==> run H: inputs <==
==> flow/design.v <==
module caesar_cipher (
   input            clk
  ,input            rst_n
  ,input            ptxt_valid  
  ,input            mode  
  ,input            key_shift_dir_1  
  ,input            key_shift_dir_3  
  ,input      [4:0] key_shift_num_1  
  ,input      [4:0] key_shift_num_3  
  ,input      [7:0] ptxt_char
  ,output reg [7:0] ctxt_char
  ,output reg       err_invalid_key_shift_num
  ,output reg       err_invalid_ptxt_char
  ,output reg       ctx_ready
);
  localparam NUL_CHAR = 8'h00;
  localparam UPPERCASE_A_CHAR = 8'h41;
  localparam UPPERCASE_Z_CHAR = 8'h5A;
  localparam LOWERCASE_A_CHAR = 8'h61;
  localparam LOWERCASE_Z_CHAR = 8'h7A;
  wire       ptxt_char_is_uppercase_letter;
  wire       ptxt_char_is_lowercase_letter;
  wire       ptxt_char_is_letter;
  wire	     err_invalid_key_shift_num_wire;
  wire 	     err_invalid_ptxt_char_wire;
  wire  [4:0] key_shift_num_x;  
  reg  [7:0] sub_letter;
  assign err_invalid_key_shift_num_wire = key_shift_num_1 > 26 || key_shift_num_3 > 26 || key_shift_num_1==key_shift_num_3;
  assign ptxt_char_is_uppercase_letter = (ptxt_char >= UPPERCASE_A_CHAR) &&
                                         (ptxt_char <= UPPERCASE_Z_CHAR);
  assign ptxt_char_is_lowercase_letter = (ptxt_char >= LOWERCASE_A_CHAR) &&
                                         (ptxt_char <= LOWERCASE_Z_CHAR);
  assign ptxt_char_is_letter = ptxt_char_is_uppercase_letter ||
                               ptxt_char_is_lowercase_letter;
  assign err_invalid_ptxt_char_wire = !ptxt_char_is_letter;
  assign key_shift_num_x = (key_shift_num_1 + key_shift_num_3) < 27 ?  (key_shift_num_1 + key_shift_num_3) :  (key_shift_num_1 + key_shift_num_3)  -  5'b11011;
  always @ (*)
    if(!mode) begin  
        if(!key_shift_dir_1 && !key_shift_dir_3) begin
            sub_letter = ptxt_char + {3'b000, key_shift_num_1} + {3'b000, key_shift_num_x} + {3'b000, key_shift_num_3};
            if(ptxt_char_is_uppercase_letter && (sub_letter > UPPERCASE_Z_CHAR))begin
                sub_letter -= 8'h1A;
				if(sub_letter > UPPERCASE_Z_CHAR)begin
					sub_letter -= 8'h1A;
					if(sub_letter > UPPERCASE_Z_CHAR)
						sub_letter -= 8'h1A;
						else 
							sub_letter = sub_letter;
				end
				else 
					sub_letter = sub_letter;
			end 
			else sub_letter = sub_letter;
            if(ptxt_char_is_lowercase_letter && (sub_letter > LOWERCASE_Z_CHAR))begin
                sub_letter -= 8'h1A;
				 if(sub_letter > LOWERCASE_Z_CHAR)begin
					sub_letter -= 8'h1A;
					if(sub_letter > LOWERCASE_Z_CHAR)
						sub_letter -= 8'h1A;
					else 
						sub_letter = sub_letter;
				end
				 else 
					sub_letter = sub_letter;
			end
			else
				sub_letter = sub_letter;
        end
        else if(!key_shift_dir_1 && key_shift_dir_3) begin
            sub_letter = ptxt_char + {3'b000, key_shift_num_1} - {3'b000, key_shift_num_x} - {3'b000, key_shift_num_3};
            if(ptxt_char_is_uppercase_letter && (sub_letter > UPPERCASE_Z_CHAR))begin
                sub_letter -= 8'h1A;
                if(sub_letter > UPPERCASE_Z_CHAR)
                    sub_letter -= 8'h1A;
                else
                    sub_letter = sub_letter;
            end
            else if(ptxt_char_is_lowercase_letter && (sub_letter > LOWERCASE_Z_CHAR))begin
                sub_letter -= 8'h1A;
                if(sub_letter > LOWERCASE_Z_CHAR)
                    sub_letter -= 8'h1A;
                else
                    sub_letter = sub_letter;
            end
            else if(ptxt_char_is_uppercase_letter && (sub_letter < UPPERCASE_A_CHAR)) begin
                sub_letter += 8'h1A;
                if(sub_letter < UPPERCASE_A_CHAR)
                    sub_letter += 8'h1A;
                else
                    sub_letter = sub_letter;
            end
            else if(ptxt_char_is_lowercase_letter && (sub_letter < LOWERCASE_A_CHAR))begin
                sub_letter += 8'h1A;
                if(sub_letter < LOWERCASE_A_CHAR)
                    sub_letter += 8'h1A;
                else
                    sub_letter = sub_letter;
			end
			else 
				sub_letter = sub_letter;
        end
        else if(key_shift_dir_1 && !key_shift_dir_3) begin
            sub_letter = ptxt_char - {3'b000, key_shift_num_1} - {3'b000, key_shift_num_x} + {3'b000, key_shift_num_3};
            if(ptxt_char_is_uppercase_letter && (sub_letter > UPPERCASE_Z_CHAR))begin
                sub_letter -= 8'h1A;
                if(sub_letter > UPPERCASE_Z_CHAR)
                    sub_letter -= 8'h1A;
                else
                    sub_letter = sub_letter;
            end
            else if(ptxt_char_is_lowercase_letter && (sub_letter > LOWERCASE_Z_CHAR))begin
                sub_letter -= 8'h1A;
                if(sub_letter > LOWERCASE_Z_CHAR)
                    sub_letter -= 8'h1A;
                else
                    sub_letter = sub_letter;
            end
            else if(ptxt_char_is_uppercase_letter && (sub_letter < UPPERCASE_A_CHAR))begin
                sub_letter += 8'h1A;
                if(sub_letter < UPPERCASE_A_CHAR)
                    sub_letter += 8'h1A;
                else
                    sub_letter = sub_letter;
            end
            else if(ptxt_char_is_lowercase_letter && (sub_letter < LOWERCASE_A_CHAR))begin
                sub_letter += 8'h1A;
                if(sub_letter < LOWERCASE_A_CHAR)
                    sub_letter += 8'h1A;
                else
                    sub_letter = sub_letter;
            end
			else 
				sub_letter = sub_letter;
        end
		else if(key_shift_dir_1 && key_shift_dir_3) begin
            sub_letter = ptxt_char - {3'b000, key_shift_num_1} + {3'b000, key_shift_num_x} - {3'b000, key_shift_num_3};
            if(ptxt_char_is_uppercase_letter && (sub_letter < UPPERCASE_A_CHAR))begin
                sub_letter += 8'h1A;
				 if((sub_letter < UPPERCASE_A_CHAR))
					sub_letter += 8'h1A;
				else
					sub_letter = sub_letter;
			end
			else
				sub_letter = sub_letter;
            if(ptxt_char_is_lowercase_letter && (sub_letter < LOWERCASE_A_CHAR))begin
                sub_letter += 8'h1A;
				  if((sub_letter < LOWERCASE_A_CHAR))
					sub_letter += 8'h1A;
				  else
					sub_letter = sub_letter;
			end
			else
				sub_letter = sub_letter;
        end
		else
			sub_letter = NUL_CHAR;
    end
    else begin  
        if(!key_shift_dir_1 && !key_shift_dir_3) begin
            sub_letter = ptxt_char - {3'b000, key_shift_num_1} - {3'b000, key_shift_num_x} - {3'b000, key_shift_num_3};
            if(ptxt_char_is_uppercase_letter && (sub_letter < UPPERCASE_A_CHAR || sub_letter > 200))begin
                sub_letter += 8'h1A;
				 if(sub_letter < UPPERCASE_A_CHAR  || sub_letter > 200)begin
					sub_letter += 8'h1A;
					if(sub_letter < UPPERCASE_A_CHAR  || sub_letter > 200 )
						sub_letter += 8'h1A;
					else
						sub_letter = sub_letter;
				end
				else
					sub_letter = sub_letter;
			end
			else
				sub_letter = sub_letter;
            if(ptxt_char_is_lowercase_letter && (sub_letter < LOWERCASE_A_CHAR))begin
                sub_letter += 8'h1A;
				if(sub_letter < LOWERCASE_A_CHAR)begin
					sub_letter += 8'h1A;
					if(sub_letter < LOWERCASE_A_CHAR)
						sub_letter += 8'h1A;
					else
						sub_letter = sub_letter;
				end
				else
					sub_letter = sub_letter;
			end
			else
				sub_letter = sub_letter;			
        end
        else if(!key_shift_dir_1 && key_shift_dir_3) begin
            sub_letter = ptxt_char - {3'b000, key_shift_num_1} + {3'b000, key_shift_num_x} + {3'b000, key_shift_num_3};
            if(ptxt_char_is_uppercase_letter && (sub_letter > UPPERCASE_Z_CHAR))begin
                sub_letter -= 8'h1A;
                if(sub_letter > UPPERCASE_Z_CHAR)
                    sub_letter -= 8'h1A;
                else
                    sub_letter = sub_letter;
            end
            else if(ptxt_char_is_lowercase_letter && (sub_letter > LOWERCASE_Z_CHAR))begin
                sub_letter -= 8'h1A;
                if(sub_letter > LOWERCASE_Z_CHAR)
                    sub_letter -= 8'h1A;
                else
                    sub_letter = sub_letter;
            end
            else if(ptxt_char_is_uppercase_letter && (sub_letter < UPPERCASE_A_CHAR))begin
                sub_letter += 8'h1A;
                if(sub_letter < UPPERCASE_A_CHAR)
                    sub_letter += 8'h1A;
                else
                    sub_letter = sub_letter;
            end
            else if(ptxt_char_is_lowercase_letter && (sub_letter < LOWERCASE_A_CHAR))begin
                sub_letter += 8'h1A;
                if(sub_letter < LOWERCASE_A_CHAR)
                    sub_letter += 8'h1A;
                else
                    sub_letter = sub_letter;
            end
			else
				sub_letter = sub_letter;
        end
        else if(key_shift_dir_1 && !key_shift_dir_3) begin
            sub_letter = ptxt_char + {3'b000, key_shift_num_1} + {3'b000, key_shift_num_x} - {3'b000, key_shift_num_3};
            if(ptxt_char_is_uppercase_letter && (sub_letter > UPPERCASE_Z_CHAR))begin
                sub_letter -= 8'h1A;
                if(sub_letter > UPPERCASE_Z_CHAR)
                    sub_letter -= 8'h1A;
                else
                    sub_letter = sub_letter;
            end
            else if(ptxt_char_is_lowercase_letter && (sub_letter > LOWERCASE_Z_CHAR))begin
                sub_letter -= 8'h1A;
                if(sub_letter > LOWERCASE_Z_CHAR)
                    sub_letter -= 8'h1A;
                else
                    sub_letter = sub_letter;
            end
            else if(ptxt_char_is_uppercase_letter && (sub_letter < UPPERCASE_A_CHAR))begin
                sub_letter += 8'h1A;
                if(sub_letter < UPPERCASE_A_CHAR)
                    sub_letter += 8'h1A;
                else
                    sub_letter = sub_letter;
            end
            else if(ptxt_char_is_lowercase_letter && (sub_letter < LOWERCASE_A_CHAR))begin
                sub_letter += 8'h1A;
                if(sub_letter < LOWERCASE_A_CHAR)
                    sub_letter += 8'h1A;
                else
                    sub_letter = sub_letter;
            end
			else
				sub_letter = sub_letter;
        end
        else if(key_shift_dir_1 && key_shift_dir_3) begin
            sub_letter = ptxt_char + {3'b000, key_shift_num_1} - {3'b000, key_shift_num_x} + {3'b000, key_shift_num_3};
             if(ptxt_char_is_uppercase_letter && (sub_letter > UPPERCASE_Z_CHAR))begin
                sub_letter -= 8'h1A;
				if((sub_letter > UPPERCASE_Z_CHAR))
					sub_letter -= 8'h1A;
				else
					sub_letter = sub_letter;
			end
			else
				sub_letter = sub_letter;
            if(ptxt_char_is_lowercase_letter && (sub_letter > LOWERCASE_Z_CHAR))begin
                sub_letter -= 8'h1A;
				 if((sub_letter > LOWERCASE_Z_CHAR))
					sub_letter -= 8'h1A;
				 else
					sub_letter = sub_letter;
			end
			else
				sub_letter = sub_letter;
        end
		else
			sub_letter = NUL_CHAR;
    end
  always @ (posedge clk or negedge rst_n)
    if(!rst_n)begin
      ctx_ready <= 1'b0;
      ctxt_char <= NUL_CHAR;
      err_invalid_key_shift_num <= 1'b0;
	  err_invalid_ptxt_char <=1'b0;
	  end
    else if(err_invalid_ptxt_char_wire || err_invalid_key_shift_num_wire || !ptxt_valid) begin
      ctx_ready <= 1'b0;
      ctxt_char <= NUL_CHAR;
	  err_invalid_key_shift_num <= 1'b1;
	  err_invalid_ptxt_char <=1'b1;
	  end
    else begin
      ctx_ready <= 1'b1;
      ctxt_char <= sub_letter;
	  err_invalid_key_shift_num <= 1'b0;
	  err_invalid_ptxt_char <=1'b0;
	  end
endmodule
==> flow/run.sh <==
#!/bin/bash
# the make line also repeats each setting of config.mk as NAME=value (left out here)
make -C /OpenROAD-flow-scripts/flow DESIGN_CONFIG=/design/flow/config.mk WORK_HOME=/design/flow/orfs CLKGATE_MAP_FILE= finish
==> flow/config.mk <==
export PLATFORM = sky130hd
export DESIGN_NAME = caesar_cipher
export DESIGN_NICKNAME = caesar_cipher
export VERILOG_FILES = /design/flow/design.v
export SDC_FILE = /design/flow/constraint.sdc
export NUM_CORES = 4
export LEC_CHECK = 0
export ABC_AREA = 1
export CAP_MARGIN = 15
export CELL_PAD_IN_SITES_DETAIL_PLACEMENT = 0
export CELL_PAD_IN_SITES_GLOBAL_PLACEMENT = 1
export CORE_ASPECT_RATIO = 1.42
export CORE_MARGIN = 2
export CORE_UTILIZATION = 24
export CTS_CLUSTER_DIAMETER = 313
export GPL_ROUTABILITY_DRIVEN = 1
export GPL_TIMING_DRIVEN = 1
export HOLD_SLACK_MARGIN = 0.13
export MAX_ROUTING_LAYER = met5
export MIN_ROUTING_LAYER = met2
export PLACE_DENSITY_LB_ADDON = 0.22
export SETUP_SLACK_MARGIN = -0.49
export SLEW_MARGIN = 20
export TNS_END_PERCENT = 65
==> flow/constraint.sdc <==
create_clock -name core_clock -period 7.77 [get_ports {clk}]
set_input_delay 1.5540 -clock core_clock [delete_from_list [all_inputs] [get_ports {clk}]]
set_output_delay 1.5540 -clock core_clock [all_outputs]
set_load 0.01 [all_outputs]
==> inputs of run X, as changes to run H <==
==> flow/config.mk (replaced) <==
export PLATFORM = sky130hd
export DESIGN_NAME = caesar_cipher
export DESIGN_NICKNAME = caesar_cipher
export VERILOG_FILES = /design/flow/design.v
export SDC_FILE = /design/flow/constraint.sdc
export NUM_CORES = 4
export LEC_CHECK = 0
export ABC_AREA = 1
export CAP_MARGIN = 15
export CELL_PAD_IN_SITES_DETAIL_PLACEMENT = 0
export CELL_PAD_IN_SITES_GLOBAL_PLACEMENT = 0
export CORE_MARGIN = 2
export CORE_UTILIZATION = 65
export CTS_CLUSTER_DIAMETER = 51
export CTS_CLUSTER_SIZE = 77
export GPL_TIMING_DRIVEN = 1
export MIN_ROUTING_LAYER = met1
export PLACE_DENSITY_LB_ADDON = 0.01
export SLEW_MARGIN = 20
export TNS_END_PERCENT = 65
==> flow/constraint.sdc (replaced) <==
create_clock -name core_clock -period 10.7 [get_ports {clk}]
set_input_delay 2.1400 -clock core_clock [delete_from_list [all_inputs] [get_ports {clk}]]
set_output_delay 2.1400 -clock core_clock [all_outputs]
set_load 0.01 [all_outputs]
==> inputs of run B, as changes to run H <==
==> flow/config.mk (replaced) <==
export PLATFORM = sky130hd
export DESIGN_NAME = caesar_cipher
export DESIGN_NICKNAME = caesar_cipher
export VERILOG_FILES = /design/flow/design.v
export SDC_FILE = /design/flow/constraint.sdc
export NUM_CORES = 4
export LEC_CHECK = 0
export CAP_MARGIN = 20
export CORE_MARGIN = 2
export CORE_UTILIZATION = 68
export MAX_ROUTING_LAYER = met4
export SLEW_MARGIN = 20
==> flow/constraint.sdc (replaced) <==
create_clock -name core_clock -period 10.6 [get_ports {clk}]
set_input_delay 2.1200 -clock core_clock [delete_from_list [all_inputs] [get_ports {clk}]]
set_output_delay 2.1200 -clock core_clock [all_outputs]
set_load 0.01 [all_outputs]
==> out/qor.csv <==
metric,value,unit
outcome,"complete, no violations",
#MultiIn Comb,2085,
crit end category,flop,
Max-area cell share,19.1,%
DR WL met3,3.50,mm
Relative slew margins,34.5,%
Worst path slowest cell,fa_1,
syn nets,2711,
largest cell class by area,multi-input combinational cells,
placed inst area,0.0147,mm2
M1 WL,18.7,mm
Top cells by area,"nand2_1 19%, ha_1 15%, inv_1 9.4%, nand3_1 7.4%, a21oi_1 5.9%",
CP arrival,10.20,ns
Placed Instances,2807,
multi-input logic area,0.0122,mm2
GR Util met3,3.16,%
That was run X.
==> out/qor.csv <==
metric,value,unit
syn nets,2511,
outcome,stopped before the end,
placed inst area,0.0192,mm2
GR peak layer,met2,
Mean Syn Cell Area,6.86,um2
Max-area cell share,13.5,%
Total GRT Usage,79.2,%
Stopped at,global routing (5_1_grt),
synthesis area per yosys,0.0158,mm2
yosys simple share,27.6,%
post-CTS resize count,93,
flip-flops with a built-in enable,0,
CTS Buf Count,3,
Main synth FF type,dfrtp_1,
Top cells by area,"ha_1 13%, xnor2_1 7.9%, a21oi_1 5.5%, nor2_1 5.4%, nand2_1 5.3%",
met1 Usage GRT,78.5,%
Synth logic family,AND-OR/OR-AND gates,
Rows,55,
ao+oa area frac,33.6,%
GR Util met3,59.8,%
Placed Instances,2919,
Halt Reason,[ERROR GRT-0232] Routing congestion too high. Check the congestion heatmap in the GUI.,
That was run B.
==> out/qor.csv <==
metric,value,unit
Worst path slowest cell,clkdlybuf4s50_1,
violated checks,setup timing,
outcome,"complete, but fails checks",
final worst slack,-0.406,ns
Max-area cell share,19.1,%
CP arrival,8.35,ns
M1 WL,0,um
largest cell class by area,multi-input combinational cells,
final setup violation count,7,
Placed Instances,4036,
GR Util met3,39.2,%
placed inst area,0.0210,mm2
initial DRC count,4393,
PortBufs,34,
multi-input logic area,0.0137,mm2
#MultiIn Comb,2085,
crit end category,flop,
DR WL met3,23.2,mm
That was run H.
